Design top, start of the top module:
module top(input clk, rst_raw, up, left, right, down, 
           input [15:0]switches, output dp,a,b,c,d,e,f,g, output [3:0]anode,
           output load_done, output reg fsm_done);
Size in the first run: ~1200 cells after synthesis, roughly 230 flip-flops, ~36 I/O pins.
clock: 10.0 ns
lec_check: 0
cap_margin: 0
cell_pad_in_sites_global_placement: 2
core_margin: 8
core_utilization: 40
gpl_routability_driven: 0
max_routing_layer: met4
min_routing_layer: met2
slew_margin: 20
run.sh (not shown) runs the stock make flow with config.mk's settings and CLKGATE_MAP_FILE=.
Edit:
Settings changed: CORE_ASPECT_RATIO set to 0.95, MAX_ROUTING_LAYER met4 to met5.
Outcome: Via count came out lower by 0.73%. Total power came out lower by 1.6%. Register-to-register slack is about the same. Sequential share of layout area came out higher by 0.29 points. Setup slack is better by 0.080 ns.
Edit:
Settings changed: ABC_AREA set to 1, CAP_MARGIN 0 to 35, CELL_PAD_IN_SITES_DETAIL_PLACEMENT set to 1, CORE_ASPECT_RATIO 0.95 to not set, CORE_MARGIN 8 to 4, CTS_CLUSTER_SIZE set to 65, GPL_TIMING_DRIVEN set to 0, MAX_ROUTING_LAYER met5 to not set, PLACE_DENSITY_LB_ADDON set to 0.04.
Clock period 10.0 ns to 3.21 ns, I/O delays scaled along.
=> Routed wire length goes up by roughly a tenth. Final area goes down slightly. Global-route usage goes up by 5.1 points. Setup slack loses 5.4 ns. Total power goes up to 3.2 times its value. Flip-flop count does not change.
Edit:
Settings changed: ABC_AREA 1 to not set, CAP_MARGIN 35 to 0, CELL_PAD_IN_SITES_DETAIL_PLACEMENT 1 to not set, CELL_PAD_IN_SITES_GLOBAL_PLACEMENT 2 to not set, CORE_MARGIN 4 to 2, CORE_UTILIZATION 40 to 72, CTS_CLUSTER_SIZE 65 to 19, GPL_ROUTABILITY_DRIVEN 0 to not set, GPL_TIMING_DRIVEN 0 to not set, MIN_ROUTING_LAYER met2 to not set, PLACE_DENSITY_LB_ADDON 0.04 to not set.
Clock period 3.21 ns to 2.36 ns, I/O delays scaled along.
Outcome:
- With this change the flow finished but failed the layout checks on negative setup slack
- final cell count fell by 15%
- clock-buffer cell count fell by 10
- critical path depth rose by 4
- die area fell by 45%
- routed wire length fell by 7.5%
- synthesized area rose by 2.3%
- flip-flop count is unchanged
- sequential share of layout area fell by 2.7 points
- design area rose by 7.0%

Starting RTL as in the previous note.
Settings: LEC_CHECK=0, ABC_AREA=1, CAP_MARGIN=20, CORE_MARGIN=2, CORE_UTILIZATION=72, CTS_CLUSTER_DIAMETER=224, CTS_CLUSTER_SIZE=14, GPL_ROUTABILITY_DRIVEN=1, HOLD_SLACK_MARGIN=0.29, MIN_ROUTING_LAYER=met1, PLACE_DENSITY_LB_ADDON=0.16, SETUP_SLACK_MARGIN=0.7, SLEW_MARGIN=40; clock period 2.38 ns.
The starting point died in global routing (5_1_grt).
==> next run, changes <==
--- a/flow/config.mk
+++ b/flow/config.mk
@@ -13,3 +13,3 @@
 export CTS_CLUSTER_SIZE = 14
-export GPL_ROUTABILITY_DRIVEN = 1
+export GPL_ROUTABILITY_DRIVEN = 0
 export HOLD_SLACK_MARGIN = 0.29
@@ -17,3 +17,3 @@
 export PLACE_DENSITY_LB_ADDON = 0.16
-export SETUP_SLACK_MARGIN = 0.7
+export SETUP_SLACK_MARGIN = 0.3
 export SLEW_MARGIN = 40
With this change the flow ran to the end with no violations; area after synthesis does not change; die area stays the same; synthesized cell count stays the same.
==> next run, changes <==
==> flow/config.mk (replaced) <==
export PLATFORM = sky130hd
export DESIGN_NAME = top
export DESIGN_NICKNAME = top
export VERILOG_FILES = /design/flow/design.v
export SDC_FILE = /design/flow/constraint.sdc
export NUM_CORES = 4
export LEC_CHECK = 0
export CAP_MARGIN = 20
export CORE_MARGIN = 2
export CORE_UTILIZATION = 72
export CTS_CLUSTER_SIZE = 14
export SETUP_SLACK_MARGIN = 1.5
export SLEW_MARGIN = 20
==> flow/constraint.sdc (replaced) <==
create_clock -name core_clock -period 6.16 [get_ports {clk}]
set_input_delay 1.2320 -clock core_clock [delete_from_list [all_inputs] [get_ports {clk}]]
set_output_delay 1.2320 -clock core_clock [all_outputs]
set_load 0.01 [all_outputs]
=>
- via count came out lower by 12%
- global-route usage came out lower by 3.3 points
- final area came out lower by 2.7%
- total power went down by 64%
- area after synthesis is higher by 2.3%
- register-to-register slack gains 3000 ps
- combinational power drops by 69%

Starting RTL as in the previous note.
Design top, start of the top module:
module top(input clk, rst_raw, up, left, right, down, 
           input [15:0]switches, output dp,a,b,c,d,e,f,g, output [3:0]anode,
           output load_done, output reg fsm_done);
    wire [7:0] A, B;     
    wire [3:0] init_ram_addr, fsm_ram_addr, ram_addr;    
    wire [1:0] rf_w_addr;
    wire rf_w_en;
    wire ram_w_en, init_ram_w_en, fsm_ram_w_en;    
    wire [1:0] reg_r_addr1, reg_r_addr2, reg_r_addr3, reg_r_addr4;
    wire [7:0] init_w_ram_data, fsm_w_ram_data, 
               w_ram_data, r_ram_data;   
    wire acc_en, acc_clear;
    wire done;
    wire [3:0] pp0, pp1;  
    wire [1:0] A1, A2, B1, B2;   
    wire [4:0] acc;  
    wire [4:0] C11, C12, C21, C22;   
    wire up_clean, left_clean, rst, right_clean, down_clean;    
    reg load_en;
    reg load_button;     
    reg start_button;    
    reg C11_button, C12_button, C21_button, C22_button;  
    reg display;     
    debouncer udb(.clk(clk), .raw(up), .clean(up_clean)); 
    debouncer ldb(.clk(clk), .raw(left), .clean(left_clean)); 
    debouncer cdb(.clk(clk), .raw(rst_raw), .clean(rst));  
    debouncer rdb(.clk(clk), .raw(right), .clean(right_clean)); 
    debouncer ddb(.clk(clk), .raw(down), .clean(down_clean)); 
    load_RAM init(.clk(clk), 
                  .rst(rst), 
  ...
clock: 5.78 ns
lec_check: 0
cap_margin: 20
core_aspect_ratio: 0.94
core_margin: 2
core_utilization: 70
cts_cluster_size: 91
gpl_routability_driven: 1
max_routing_layer: met5
place_density_lb_addon: 0.13
slew_margin: 20
tns_end_percent: 10
The baseline passed the timing, design-rule and antenna checks.
Edit:
CORE_ASPECT_RATIO = default   (was 0.94)
CORE_UTILIZATION = 72   (was 70)
CTS_CLUSTER_SIZE = 10   (was 91)
GPL_ROUTABILITY_DRIVEN = default   (was 1)
MAX_ROUTING_LAYER = default   (was met5)
PLACE_DENSITY_LB_ADDON = default   (was 0.13)
TNS_END_PERCENT = default   (was 10)
clock period = 2.43 ns   (was 5.78 ns; I/O delays follow)
The new run completed without violations.
Global-route usage increases by 4.0 points.
Routed wire length is higher by about a fifth.
Power is higher to 2.5 times its value.
Clock-buffer cell count came out higher by 6.
Die size went down by a few percent.
Setup slack gets worse by 2.3 ns.
Final area came out higher by a few percent.
Non-clock buffer count is higher by 115.
Clock power grows by well over a third.
Edit:
CORE_UTILIZATION = 36   (was 72)
CTS_CLUSTER_SIZE = default   (was 10)
clock period = 4.25 ns   (was 2.43 ns; I/O delays follow)
What happened:
- power decreases by about 45%
- clock-buffer cell count decreases by 1
- sequential power decreases by about 40%
- final area decreases by about 3.4%
- routed wire length decreases by 11%
- critical path depth does not change
- die size increases by 96%
- clock skew increases by 0.019 ns
- final cell count increases by about 5.3%
Edit:
CORE_UTILIZATION = 70   (was 36)
CTS_CLUSTER_SIZE = 32   (was default)
SETUP_SLACK_MARGIN = 1.5   (was default)
clock period = 6.16 ns   (was 4.25 ns; I/O delays follow)
The changed run produced a clean layout.
Power goes down by 32%.
Clock power goes down by 38%.
Die size goes down by 48%.
Worst hold slack barely changes.
Count of clock-buffer cells in the layout goes down by 6.
Wire length goes down by 2.1%.
Edit:
CORE_UTILIZATION = 72   (was 70)
CTS_CLUSTER_SIZE = 21   (was 32)
SETUP_SLACK_MARGIN = default   (was 1.5)
clock period = 2.43 ns   (was 6.16 ns; I/O delays follow)
Now the flow reached the layout checks and failed them: setup timing.
Routed wire length rises by 17%.
Synthesized area does not change.
Worst setup slack got worse by 2.7 ns.
Count of clock-buffer cells in the layout came out higher by 2.
Hold slack improves by 0.0042 ns.
Via count is higher by 8.4%.
Sequential share of layout area fell by 2.7 points.
Flip-flop count is unchanged.
Power rises to 2.7 times its value.
Edit:
ABC_AREA = 1   (was default)
CAP_MARGIN = 0   (was 20)
CTS_CLUSTER_DIAMETER = 372   (was default)
CTS_CLUSTER_SIZE = 10   (was 21)
PLACE_DENSITY_LB_ADDON = 0.01   (was default)
SETUP_SLACK_MARGIN = -0.24   (was default)
=> The new run finished clean. Maximum frequency is higher by 5.3%. Global-route usage is lower by 0.69 points. Routed wire length is lower by 6.6%. Total power is lower by 3.4%. Synthesized area is lower by 2.2%. Cell area is lower by 6.0%. Synthesized cell count is higher by 16%. Setup slack gets better by 0.12 ns.
No activity file was given, so power comes from the tool's default toggle rates.
